Design Hq2x, start of the top module:
module Hq2x #(parameter LENGTH = 16, parameter HALF_DEPTH = 1, parameter DWIDTH = HALF_DEPTH ? 11 : 23)
(
	input             clk,
	input             ce_in,
	input  [DWIDTH:0] inputpixel,
	input             mono,
	input             disable_hq2x,
	input             reset_frame,
	input             reset_line,
	input             ce_out,
	input       [1:0] read_y,
	input             hblank,
	output [DWIDTH:0] outpixel
);
Size in the first run: about 10000 cells after synthesis, roughly 2800 flip-flops, roughly 34 I/O pins.
Settings: LEC_CHECK=0, ABC_AREA=1, CAP_MARGIN=40, CORE_MARGIN=2, CORE_UTILIZATION=72, CTS_CLUSTER_DIAMETER=396, CTS_CLUSTER_SIZE=17, PLACE_DENSITY=0.6, SETUP_SLACK_MARGIN=-0.3, SLEW_MARGIN=20; clock period 4.01 ns.
run.sh (not shown) runs the stock make flow with config.mk's settings and CLKGATE_MAP_FILE=.
The baseline finished but fails on setup timing.
Next try:
==> flow/config.mk (replaced) <==
export PLATFORM = sky130hd
export DESIGN_NAME = Hq2x
export DESIGN_NICKNAME = Hq2x
export VERILOG_FILES = /design/flow/design.v
export SDC_FILE = /design/flow/constraint.sdc
export NUM_CORES = 4
export LEC_CHECK = 0
export CAP_MARGIN = 40
export CORE_MARGIN = 2
export CORE_UTILIZATION = 72
export PLACE_DENSITY = 0.35
export SETUP_SLACK_MARGIN = -0.4
export SLEW_MARGIN = 20
The new run completed and failed the layout checks on setup timing.
Hold slack got worse by 0.035 ns.
Final area rises by 1.0%.
Count of clock-buffer cells in the layout grows by 79.
Synthesized area went down by 1.5%.
Worst setup slack gets worse by 0.85 ns.
Die area came out lower by 1.5%.
Global-route usage climbs by 5.3 points.
Register-to-register slack is worse by 0.85 ns.
Next try:
--- a/flow/config.mk
+++ b/flow/config.mk
@@ -6,8 +6,13 @@
 export NUM_CORES = 4
 export LEC_CHECK = 0
-export CAP_MARGIN = 40
+export ABC_AREA = 1
+export CAP_MARGIN = 30
+export CORE_ASPECT_RATIO = 1.32
 export CORE_MARGIN = 2
 export CORE_UTILIZATION = 72
-export PLACE_DENSITY = 0.35
-export SETUP_SLACK_MARGIN = -0.4
+export CTS_CLUSTER_DIAMETER = 258
+export CTS_CLUSTER_SIZE = 10
+export PLACE_DENSITY = 0.6
+export SETUP_SLACK_MARGIN = 1.15
 export SLEW_MARGIN = 20
+export TNS_END_PERCENT = 5
Outcome:
- The changed run completed, yet does not pass: setup timing
- design area came out higher slightly
- synthesized area came out higher slightly
- global-route usage came out lower by 1.6 points
Next try:
==> flow/config.mk (replaced) <==
export PLATFORM = sky130hd
export DESIGN_NAME = Hq2x
export DESIGN_NICKNAME = Hq2x
export VERILOG_FILES = /design/flow/design.v
export SDC_FILE = /design/flow/constraint.sdc
export NUM_CORES = 4
export LEC_CHECK = 0
export ABC_AREA = 0
export CAP_MARGIN = 40
export CORE_MARGIN = 2
export CORE_UTILIZATION = 72
export CTS_CLUSTER_DIAMETER = 396
export CTS_CLUSTER_SIZE = 17
export PLACE_DENSITY = 0.38
export SETUP_SLACK_MARGIN = -0.3
export SLEW_MARGIN = 20
What happened:
- The new run finished with setup timing left
- total power shrinks by 12%
- via count shrinks by 22%
- cell count shrinks by 26%
- wire length shrinks by 8.9%


Setup of build 85:
Starting RTL as in the previous note.
==> flow/design.v (excerpt) <==
module Hq2x #(parameter LENGTH = 16, parameter HALF_DEPTH = 1, parameter DWIDTH = HALF_DEPTH ? 11 : 23)
(
	input             clk,
	input             ce_in,
	input  [DWIDTH:0] inputpixel,
	input             mono,
	input             disable_hq2x,
	input             reset_frame,
	input             reset_line,
	input             ce_out,
	input       [1:0] read_y,
	input             hblank,
	output [DWIDTH:0] outpixel
);
clock: 4.69 ns
lec_check: 0
abc_area: 1
cap_margin: 40
core_margin: 2
core_utilization: 72
cts_cluster_size: 100
place_density: 0.6
setup_slack_margin: 0.5
slew_margin: 20
tns_end_percent: 10
Nothing crashed in build 85 and all stages finished; the problem is that the final layout failed, the offending checks being setup timing.
What build 53 does differently from build 85 at the input level:
# build 85
export LEC_CHECK = 0
export ABC_AREA = 1
export CAP_MARGIN = 40
export CORE_MARGIN = 2
export CORE_UTILIZATION = 72
export CTS_CLUSTER_SIZE = 100
export PLACE_DENSITY = 0.6
export SETUP_SLACK_MARGIN = 0.5
export SLEW_MARGIN = 20
export TNS_END_PERCENT = 10
create_clock -name core_clock -period 4.69 [get_ports {clk}]
# build 53
export LEC_CHECK = 0
export CAP_MARGIN = 20
export CORE_MARGIN = 2
export CORE_UTILIZATION = 70
export PLACE_DENSITY = 0.6
export SLEW_MARGIN = 20
create_clock -name core_clock -period 5.4 [get_ports {clk}]
==> comparison <==
Relative to build 85, post-layout total power decreased by about 14% in build 53.
Comparing non-clock buffer count for build 85 and build 53, the bigger number came from build 85.
Of the two values seen for largest non-sequential cell family by area, AND-OR/OR-AND gates was produced by build 85 and multiplexers by build 53.
Side by side, total nets after synthesis turned out lower in build 53 than in build 85.
Looking at number of cells on the critical path, build 53 sits about 15% below build 85.
Buffers inserted during post-CTS setup optimization is higher on build 53
Delta (build 53 minus build 85): count of clock-buffer cells in the layout picked up an extra 4, worst setup skew after layout lost 0.013 ns.
The final report for build 53 shows a completed flow and a layout that fails verification, specifically setup timing.
> inputs changed (build 53 -> build 30)
# build 53
export LEC_CHECK = 0
export CAP_MARGIN = 20
export CORE_MARGIN = 2
export CORE_UTILIZATION = 70
export PLACE_DENSITY = 0.6
export SLEW_MARGIN = 20
create_clock -name core_clock -period 5.4 [get_ports {clk}]
# build 30
export LEC_CHECK = 0
export CAP_MARGIN = 40
export CORE_MARGIN = 2
export CORE_UTILIZATION = 72
export PLACE_DENSITY = 0.6
export SETUP_SLACK_MARGIN = -0.27
export SLEW_MARGIN = 20
create_clock -name core_clock -period 5.54 [get_ports {clk}]
Findings:
Build 30 finished all stages; however, its layout fails the closing checks, the failures being setup timing. Re number of buffers and inverters on the critical path: build 30 is 2 up on build 53. Achievable clock frequency (higher): build 53. For the combinational cell area excluding buffers and inverters, build 30 came in 0.50% lower than build 53 did. Compared with build 53, build 30 shows final clock period utilization by the worst path higher by 1.4 points. Core box area is higher on build 53. In build 30 relative to build 53, net load switching power had gone up by a few percent. Area growth from synthesis to layout: build 30 and build 53 compared, higher one is build 30. Build 30: count of clock-buffer cells in the layout is 14 lower than what build 53 reported. The number of buffers added for setup after CTS number comes out higher for build 30 vs build 53. Sort build 30 and build 53 by switching portion of total power, ascending, and build 53 comes first. For the horizontal die size, build 30 came in 1.4% lower than build 53 did.
#### Input delta (build 22 over build 30)
# build 30
export LEC_CHECK = 0
export CAP_MARGIN = 40
export CORE_MARGIN = 2
export CORE_UTILIZATION = 72
export PLACE_DENSITY = 0.6
export SETUP_SLACK_MARGIN = -0.27
export SLEW_MARGIN = 20
create_clock -name core_clock -period 5.54 [get_ports {clk}]
# build 22
export LEC_CHECK = 0
export CAP_MARGIN = 5
export CORE_MARGIN = 2
export CORE_UTILIZATION = 72
export PLACE_DENSITY = 0.37
export SLEW_MARGIN = 20
create_clock -name core_clock -period 4.01 [get_ports {clk}]
Findings:
The flow for build 22 finished, though final verification flagged setup timing.
~same met1 wire length in build 30 and build 22
~same routed length on met3 in build 30 and build 22
Looking at path category of the worst min-delay check, the reg2reg result is from build 30; the in2reg one comes from build 22.
Diff build 30 -> build 22: power of the combinational group now sits higher; flip-flop and latch area flat; design internal power rose 17 mW.
Higher growth of design area from synthesis to finish was reported by build 22, not build 30.
Re worst hold slack after final layout: build 30 and build 22 aren't equal, and the higher value belongs to build 30.
Die extent in y came out exactly the same in build 30 and build 22.
Core utilization ends up lower on build 30.
## Diff of input files: build 91 against build 22
# build 22
export LEC_CHECK = 0
export CAP_MARGIN = 5
export CORE_MARGIN = 2
export CORE_UTILIZATION = 72
export PLACE_DENSITY = 0.37
export SLEW_MARGIN = 20
create_clock -name core_clock -period 4.01 [get_ports {clk}]
# build 91
export LEC_CHECK = 0
export ABC_AREA = 1
export CAP_MARGIN = 40
export CORE_MARGIN = 2
export CORE_UTILIZATION = 72
export CTS_CLUSTER_SIZE = 89
export PLACE_DENSITY = 0.6
export SETUP_SLACK_MARGIN = 1.03
export SLEW_MARGIN = 20
create_clock -name core_clock -period 4.01 [get_ports {clk}]
--- outcome ---
- Per the comparison of build 91 with build 22, proportion of power drawn by the clock network went down 2.5 points; non-clock buffer count went up 283; part of the total power dissipated in sequential elements went down 1.4 points.
- | depth of the most critical reg-to-reg path | lower: build 22 |
- Maximum clock frequency up 13% in build 91 wrt build 22
- The sequential share of layout area in build 91 sits 1.7 points below the value recorded for build 22.
- Diff build 91..build 22 | number of instances on the worst hold path | unchanged
- Build 91 finished every stage; the final checks, however, were not passed, the failures being setup timing.
Input-level comparison between build 42 and build 91:
# build 91
export LEC_CHECK = 0
export ABC_AREA = 1
export CAP_MARGIN = 40
export CORE_MARGIN = 2
export CORE_UTILIZATION = 72
export CTS_CLUSTER_SIZE = 89
export PLACE_DENSITY = 0.6
export SETUP_SLACK_MARGIN = 1.03
export SLEW_MARGIN = 20
create_clock -name core_clock -period 4.01 [get_ports {clk}]
# build 42
export LEC_CHECK = 0
export CAP_MARGIN = 20
export CORE_MARGIN = 2
export CORE_UTILIZATION = 67
export SLEW_MARGIN = 20
create_clock -name core_clock -period 4.01 [get_ports {clk}]
Findings:
- Every stage of build 42 finished as expected; the final checks, on the other hand, flagged setup timing, which means the layout fails.
- On post-route clock period utilization: between build 91 and build 42, it ends up higher for build 42.
- Build 42 vs. build 91: worst vdd rail ir drop now smaller, share of power burned in registers now larger.


Hq2x again, from the RTL that the note above started with.
Settings: LEC_CHECK=0, CAP_MARGIN=25, CORE_MARGIN=2, CORE_UTILIZATION=40, CTS_CLUSTER_DIAMETER=62, SETUP_SLACK_MARGIN=1.64, SLEW_MARGIN=20, TNS_END_PERCENT=10; clock period 8.0 ns.
Next try:
- ABC_AREA: not set -> 1
- CAP_MARGIN: 25 -> 20
- CELL_PAD_IN_SITES_DETAIL_PLACEMENT: not set -> 2
- CELL_PAD_IN_SITES_GLOBAL_PLACEMENT: not set -> 3
- CORE_ASPECT_RATIO: not set -> 0.7
- CORE_MARGIN: 2 -> 3
- CORE_UTILIZATION: 40 -> 45
- CTS_CLUSTER_DIAMETER: 62 -> not set
- GPL_ROUTABILITY_DRIVEN: not set -> 1
- MAX_ROUTING_LAYER: not set -> met4
- PLACE_DENSITY_LB_ADDON: not set -> 0.01
- SETUP_SLACK_MARGIN: 1.64 -> 0.33
- TNS_END_PERCENT: 10 -> not set
Clock skew came out higher by 0.015 ns.
Setup slack loses 1.0 ns.
First-iteration DRC count goes up by 68%.
Next try:
- ABC_AREA: 1 -> not set
- CELL_PAD_IN_SITES_DETAIL_PLACEMENT: 2 -> not set
- CELL_PAD_IN_SITES_GLOBAL_PLACEMENT: 3 -> not set
- CORE_ASPECT_RATIO: 0.7 -> not set
- CORE_MARGIN: 3 -> 2
- GPL_ROUTABILITY_DRIVEN: 1 -> not set
- MAX_ROUTING_LAYER: met4 -> not set
- PLACE_DENSITY: not set -> 0.6
- PLACE_DENSITY_LB_ADDON: 0.01 -> not set
- SETUP_SLACK_MARGIN: 0.33 -> not set
- clock period: 8.0 -> 4.5 ns (I/O delays scaled with it)
With this change the flow finished with setup timing left.
Final cell count falls by 18%.
Design area rises by 5.3%.
Synthesized area falls by 1.5%.
Utilization rises by 3.2 points.
Register-to-register slack loses 2.3 ns.
Routed wire length falls by 36%.
Sequential share of layout area falls by 3.1 points.
Critical path depth falls by 8.
Maximum frequency rises by 21%.
Worst setup slack loses 2.3 ns.
Next try:
- ABC_AREA: not set -> 1
- CORE_UTILIZATION: 45 -> 68
- clock period: 4.5 -> 5.39 ns (I/O delays scaled with it)
The changed run reached the layout checks and failed them: setup timing.
Setup slack improved by 1.2 ns.
Non-clock buffer count goes down by 260.
Routed wire length goes up by about 13%.
Die area goes down by 33%.
Sequential cell count stays the same.
Final area goes down by about 1.6%.
Cell count goes up by about 15%.
Clock-buffer cell count goes up by 9.
Global-route usage goes up by 15 points.
Sequential power goes down by about 17%.
Clock power goes down by about 18%.
Next try:
- CORE_ASPECT_RATIO: not set -> 1.32
- CORE_UTILIZATION: 68 -> 72
- CTS_CLUSTER_DIAMETER: not set -> 258
- CTS_CLUSTER_SIZE: not set -> 10
- clock period: 5.39 -> 4.01 ns (I/O delays scaled with it)
After rerunning: The new run completed and failed the layout checks on setup timing; sequential cell count does not change; utilization is higher by 7.9 points; global-route usage goes up by 6.6 points; via count rose by 6.7%; count of clock-buffer cells in the layout grows by 89; die area goes down by 5.5%; worst setup slack is worse by 1.4 ns; hold slack degrades by 0.047 ns.
Next try:
- ABC_AREA: 1 -> not set
- CORE_ASPECT_RATIO: 1.32 -> not set
- CORE_UTILIZATION: 72 -> 45
- CTS_CLUSTER_DIAMETER: 258 -> not set
- CTS_CLUSTER_SIZE: 10 -> not set
- clock period: 4.01 -> 8.0 ns (I/O delays scaled with it)
- The changed run went through all stages and came out clean
- worst setup slack improves by 2.5 ns
- core utilization decreases by 37 points
- synthesized area drops by 1.5%
Power is estimated from default activity; no workload was simulated.
